==> inputs of job 1949 <==
==> flow/design.v <==
module alu #(
	parameter DATA_WIDTH = 32,
	parameter INST_WIDTH = 4
)(
	input                   i_clk,
	input                   i_rst_n,
	input  [DATA_WIDTH-1:0] i_data_a,
	input  [DATA_WIDTH-1:0] i_data_b,
	input  [INST_WIDTH-1:0] i_inst,
	input                   i_valid,
	output [DATA_WIDTH-1:0] o_data,
	output                  o_overflow,
	output                  o_valid
);
	reg [DATA_WIDTH - 1:0] o_data_r, o_data_w;
	reg o_overflow_r, o_overflow_w;
	reg o_valid_r, o_valid_w;
	reg [2 * DATA_WIDTH - 1:0] o_mul_temp;
	integer i;
	assign o_data = o_data_r;
	assign o_overflow = o_overflow_r;
	assign o_valid = o_valid_r;
	always @(*) begin
		if (i_valid) begin
			case (i_inst)
				4'd0: begin
					o_data_w = i_data_a + i_data_b;
					if (i_data_a[DATA_WIDTH - 1] && i_data_b[DATA_WIDTH - 1] && ~o_data_w[DATA_WIDTH - 1]) begin
						o_overflow_w = 1;
					end
					else if (~i_data_a[DATA_WIDTH - 1] && ~i_data_b[DATA_WIDTH - 1] && o_data_w[DATA_WIDTH - 1]) begin
						o_overflow_w = 1;
					end
					else begin
						o_overflow_w = 0;
					end
					o_valid_w = 1;
				end
				4'd1: begin
					o_data_w = i_data_a - i_data_b;
					if (~i_data_a[DATA_WIDTH - 1] && i_data_b[DATA_WIDTH - 1] && o_data_w[DATA_WIDTH - 1]) begin
						o_overflow_w = 1;
					end
					else if (i_data_a[DATA_WIDTH - 1] && ~i_data_b[DATA_WIDTH - 1] && ~o_data_w[DATA_WIDTH - 1]) begin
						o_overflow_w = 1;
					end
					else begin
						o_overflow_w = 0;
					end
					o_valid_w = 1;
				end
				4'd2: begin
					o_data_w = i_data_a * i_data_b;
					if ((i_data_a[DATA_WIDTH - 1] == i_data_b[DATA_WIDTH - 1]) && o_data_w[DATA_WIDTH - 1]) begin
						o_overflow_w = 1;
					end
					else if ((i_data_a[DATA_WIDTH - 1] != i_data_b[DATA_WIDTH - 1]) && ~o_data_w[DATA_WIDTH - 1]) begin
						o_overflow_w = 1;
					end
					else begin
						o_overflow_w = 0;
					end
					o_valid_w = 1;
				end
				4'd3: begin
					if (~i_data_a[DATA_WIDTH - 1] && i_data_b[DATA_WIDTH - 1]) begin
						o_data_w = i_data_a;
					end
					else if (i_data_a[DATA_WIDTH - 1] && ~i_data_b[DATA_WIDTH - 1]) begin
						o_data_w = i_data_b;
					end
					else if (i_data_a > i_data_b) begin
						o_data_w = i_data_a;
					end
					else begin
						o_data_w = i_data_b;
					end
					o_overflow_w = 0;
					o_valid_w = 1;
				end
				4'd4: begin
					if (~i_data_a[DATA_WIDTH - 1] && i_data_b[DATA_WIDTH - 1]) begin
						o_data_w = i_data_b;
					end
					else if (i_data_a[DATA_WIDTH - 1] && ~i_data_b[DATA_WIDTH - 1]) begin
						o_data_w = i_data_a;
					end
					else if (i_data_a < i_data_b) begin
						o_data_w = i_data_a;
					end
					else begin
						o_data_w = i_data_b;
					end
					o_overflow_w = 0;
					o_valid_w = 1;
				end
				4'd5: begin
					{o_overflow_w, o_data_w} = i_data_a + i_data_b;
					o_valid_w = 1;
				end
				4'd6: begin
					o_data_w = i_data_a - i_data_b;
					if (i_data_a < i_data_b) begin
						o_overflow_w = 1;
					end
					else begin
						o_overflow_w = 0;
					end
					o_valid_w = 1;
				end
				4'd7: begin
					o_mul_temp = i_data_a * i_data_b;
					o_overflow_w = 0;
					for (i = DATA_WIDTH; i < 2 * DATA_WIDTH; i = i + 1) begin
						if (o_mul_temp[i]) begin
							o_overflow_w = 1;
						end
					end
					o_data_w = o_mul_temp[DATA_WIDTH - 1:0];
					o_valid_w = 1;
				end
				4'd8: begin
					if (i_data_a > i_data_b) begin
						o_data_w = i_data_a;
					end
					else begin
						o_data_w = i_data_b;
					end
					o_overflow_w = 0;
					o_valid_w = 1;
				end
				4'd9: begin
					if (i_data_a < i_data_b) begin
						o_data_w = i_data_a;
					end
					else begin
						o_data_w = i_data_b;
					end
					o_overflow_w = 0;
					o_valid_w = 1;
				end
				4'd10: begin
					o_data_w = i_data_a & i_data_b;
					o_overflow_w = 0;
					o_valid_w = 1;
				end
				4'd11: begin
					o_data_w = i_data_a | i_data_b;
					o_overflow_w = 0;
					o_valid_w = 1;
				end
				4'd12: begin
					o_data_w = (i_data_a & ~i_data_b) | (~i_data_a & i_data_b);
					o_overflow_w = 0;
					o_valid_w = 1;
				end
				4'd13: begin
					o_data_w = ~i_data_a;
					o_overflow_w = 0;
					o_valid_w = 1;
				end
				4'd14: begin
					for (i = 0; i < DATA_WIDTH; i = i + 1) begin
						o_data_w[i] = i_data_a[DATA_WIDTH - 1 - i];
					end
					o_overflow_w = 0;
					o_valid_w = 1;
				end
				default: begin
					o_overflow_w = 0;
					o_data_w = 0;
					o_valid_w = 1;
				end
			endcase
		end
		else begin
			o_overflow_w = 0;
			o_data_w = 0;
			o_valid_w = 0;
		end
	end
	always @(posedge i_clk or negedge i_rst_n) begin
		if (~i_rst_n) begin
			o_data_r <= 0;
			o_overflow_r <= 0;
			o_valid_r <= 0;
		end
		else begin
			o_data_r <= o_data_w;
			o_overflow_r <= o_overflow_w;
			o_valid_r <= o_valid_w;
		end
	end
endmodule
==> flow/run.sh <==
#!/bin/bash
# the make line also repeats each setting of config.mk as NAME=value (left out here)
make -C /OpenROAD-flow-scripts/flow DESIGN_CONFIG=/design/flow/config.mk WORK_HOME=/design/flow/orfs CLKGATE_MAP_FILE= finish
==> flow/config.mk <==
export PLATFORM = sky130hd
export DESIGN_NAME = alu
export DESIGN_NICKNAME = alu
export VERILOG_FILES = /design/flow/design.v
export SDC_FILE = /design/flow/constraint.sdc
export NUM_CORES = 4
export LEC_CHECK = 0
export ABC_AREA = 1
export CAP_MARGIN = 10
export CORE_MARGIN = 2
export CORE_UTILIZATION = 51
export CTS_CLUSTER_DIAMETER = 337
export CTS_CLUSTER_SIZE = 48
export PLACE_DENSITY = 0.35
export SLEW_MARGIN = 20
==> flow/constraint.sdc <==
create_clock -name core_clock -period 12.0 [get_ports {i_clk}]
set_input_delay 2.4000 -clock core_clock [delete_from_list [all_inputs] [get_ports {i_clk}]]
set_output_delay 2.4000 -clock core_clock [all_outputs]
set_load 0.01 [all_outputs]
==> job 3112 (differences from job 1949) <==
==> flow/config.mk (replaced) <==
export PLATFORM = sky130hd
export DESIGN_NAME = alu
export DESIGN_NICKNAME = alu
export VERILOG_FILES = /design/flow/design.v
export SDC_FILE = /design/flow/constraint.sdc
export NUM_CORES = 4
export LEC_CHECK = 0
export CAP_MARGIN = 20
export CORE_MARGIN = 2
export CORE_UTILIZATION = 70
export CTS_CLUSTER_SIZE = 24
export SLEW_MARGIN = 20
export TNS_END_PERCENT = 5
==> flow/constraint.sdc (replaced) <==
create_clock -name core_clock -period 9.73 [get_ports {i_clk}]
set_input_delay 1.9460 -clock core_clock [delete_from_list [all_inputs] [get_ports {i_clk}]]
set_output_delay 1.9460 -clock core_clock [all_outputs]
set_load 0.01 [all_outputs]
==> comparison table <==
	job 1949	job 3112
Result of the run	timing/DRC/antenna clean	stopped before the end
Last stage reached	-	global routing (5_1_grt)
Net count entering floorplan	8081	6291
Mapped cell area	45900 µm²	40100 µm²
Yosys chip area	45900 µm²	40100 µm²
Placed inst area	47800 µm²	47100 µm²
Estimated wirelength of the detail-placed design	153000 µm	145000 µm
Sequential element share of the synthesized area	1.85%	2.12%
FP Rows	110	87
Die height	304 µm	243 µm
Placed Cells incl. Taps	7812	6213
Setup bufs post-CTS	0	38
Distinct cell type count of the synthesized netlist	62	79
Simple logic cell fraction of the synthesized area	19.7%	15.3%
Mean cell area of the mapped netlist	6.80 µm²	8.08 µm²
Die W	304 µm	243 µm
Core region area	89600 µm²	56500 µm²
Cell count after synthesis	6751	4961
Area fraction in compound gates	9.21%	12.5%
Worst setup slack after placement	1.44 ns	-1.11 ns
Floorplan Utilization	51.2%	71.0%
PostCTS Resize Cnt	0	293
Synth Area in XOR/XNOR	0.267%	1.38%
Adder-cell area share of the yosys netlist	49.0%	56.1%


==> inputs of 03-12 <==
// alu: RTL as listed in full above, without the edits since
export LEC_CHECK = 0
export CAP_MARGIN = 20
export CELL_PAD_IN_SITES_GLOBAL_PLACEMENT = 1
export CORE_MARGIN = 7
export CORE_UTILIZATION = 57
export CTS_CLUSTER_DIAMETER = 332
export CTS_CLUSTER_SIZE = 95
export GPL_TIMING_DRIVEN = 0
export PLACE_DENSITY_LB_ADDON = 0.29
export SETUP_SLACK_MARGIN = -0.61
export SLEW_MARGIN = 5
export TNS_END_PERCENT = 25
create_clock -name core_clock -period 12.9 [get_ports {i_clk}]
run.sh (not shown) runs the stock make flow with config.mk's settings and CLKGATE_MAP_FILE=.
==> 10-08 (differences from 03-12) <==
==> flow/config.mk (replaced) <==
export PLATFORM = sky130hd
export DESIGN_NAME = alu
export DESIGN_NICKNAME = alu
export VERILOG_FILES = /design/flow/design.v
export SDC_FILE = /design/flow/constraint.sdc
export NUM_CORES = 4
export LEC_CHECK = 0
export CAP_MARGIN = 0
export CELL_PAD_IN_SITES_GLOBAL_PLACEMENT = 0
export CORE_MARGIN = 5
export CORE_UTILIZATION = 64
export CTS_CLUSTER_DIAMETER = 342
export CTS_CLUSTER_SIZE = 95
export GPL_TIMING_DRIVEN = 0
export HOLD_SLACK_MARGIN = -0.08
export PLACE_DENSITY_LB_ADDON = 0.23
export SLEW_MARGIN = 10
export TNS_END_PERCENT = 25
==> 07-21 (differences from 03-12) <==
==> flow/config.mk (replaced) <==
export PLATFORM = sky130hd
export DESIGN_NAME = alu
export DESIGN_NICKNAME = alu
export VERILOG_FILES = /design/flow/design.v
export SDC_FILE = /design/flow/constraint.sdc
export NUM_CORES = 4
export LEC_CHECK = 0
export CAP_MARGIN = 20
export CORE_MARGIN = 2
export CORE_UTILIZATION = 65
export SLEW_MARGIN = 20
==> flow/constraint.sdc (replaced) <==
create_clock -name core_clock -period 9.73 [get_ports {i_clk}]
set_input_delay 1.9460 -clock core_clock [delete_from_list [all_inputs] [get_ports {i_clk}]]
set_output_delay 1.9460 -clock core_clock [all_outputs]
set_load 0.01 [all_outputs]
==> results.py <==
# Metrics from the implementation run
metrics = {
    "final_timing": {
        "setup_violations": 1,
        "setup_ws_ns": -0.3511,
    },
    "place": {
        "dpl.hpwl_mm": 139.7,
    },
    "status": {
        "so_faults": "setup timing",
        "outcome": "finished with violations",
    },
    "detailed_routing": {
        "met1_length_mm": 54.25,
    },
}
(the above is from 07-21)
==> results.py <==
# Metrics from the implementation run
metrics = {
    "status": {
        "outcome": "finished with violations",
        "so_faults": "capacitance limit, slew limit, setup timing",
    },
    "finish": {
        "num-nonclk-buffers": 448,
    },
    "final_timing": {
        "setup_violations": 1,
        "setup_ws_ns": -0.3329,
        "drv_slew": 11,
    },
    "flow_run": {
        "cap_violations": 1,
    },
    "detailed_routing": {
        "met1_length_mm": 56.18,
    },
    "place": {
        "dpl.hpwl_mm": 144.9,
    },
    "critical_path": {
        "crit_top_cell": "fa_1",
    },
}
(the above is from 10-08)
==> results.py <==
# Metrics from the implementation run
metrics = {
    "status": {
        "outcome": "finished with violations",
        "so_faults": "setup timing",
    },
    "final_timing": {
        "setup_violations": 1,
        "setup_ws_ns": -0.6310,
    },
    "grt": {
        "grt_pass1_vias": 39540,
    },
    "place": {
        "dpl.hpwl_mm": 154.1,
        "io_buffers": 103,
    },
    "flow_run": {
        "tool_warnings": 92,
    },
    "detailed_routing": {
        "met1_length_mm": 61.67,
    },
}
(the above is from 03-12)
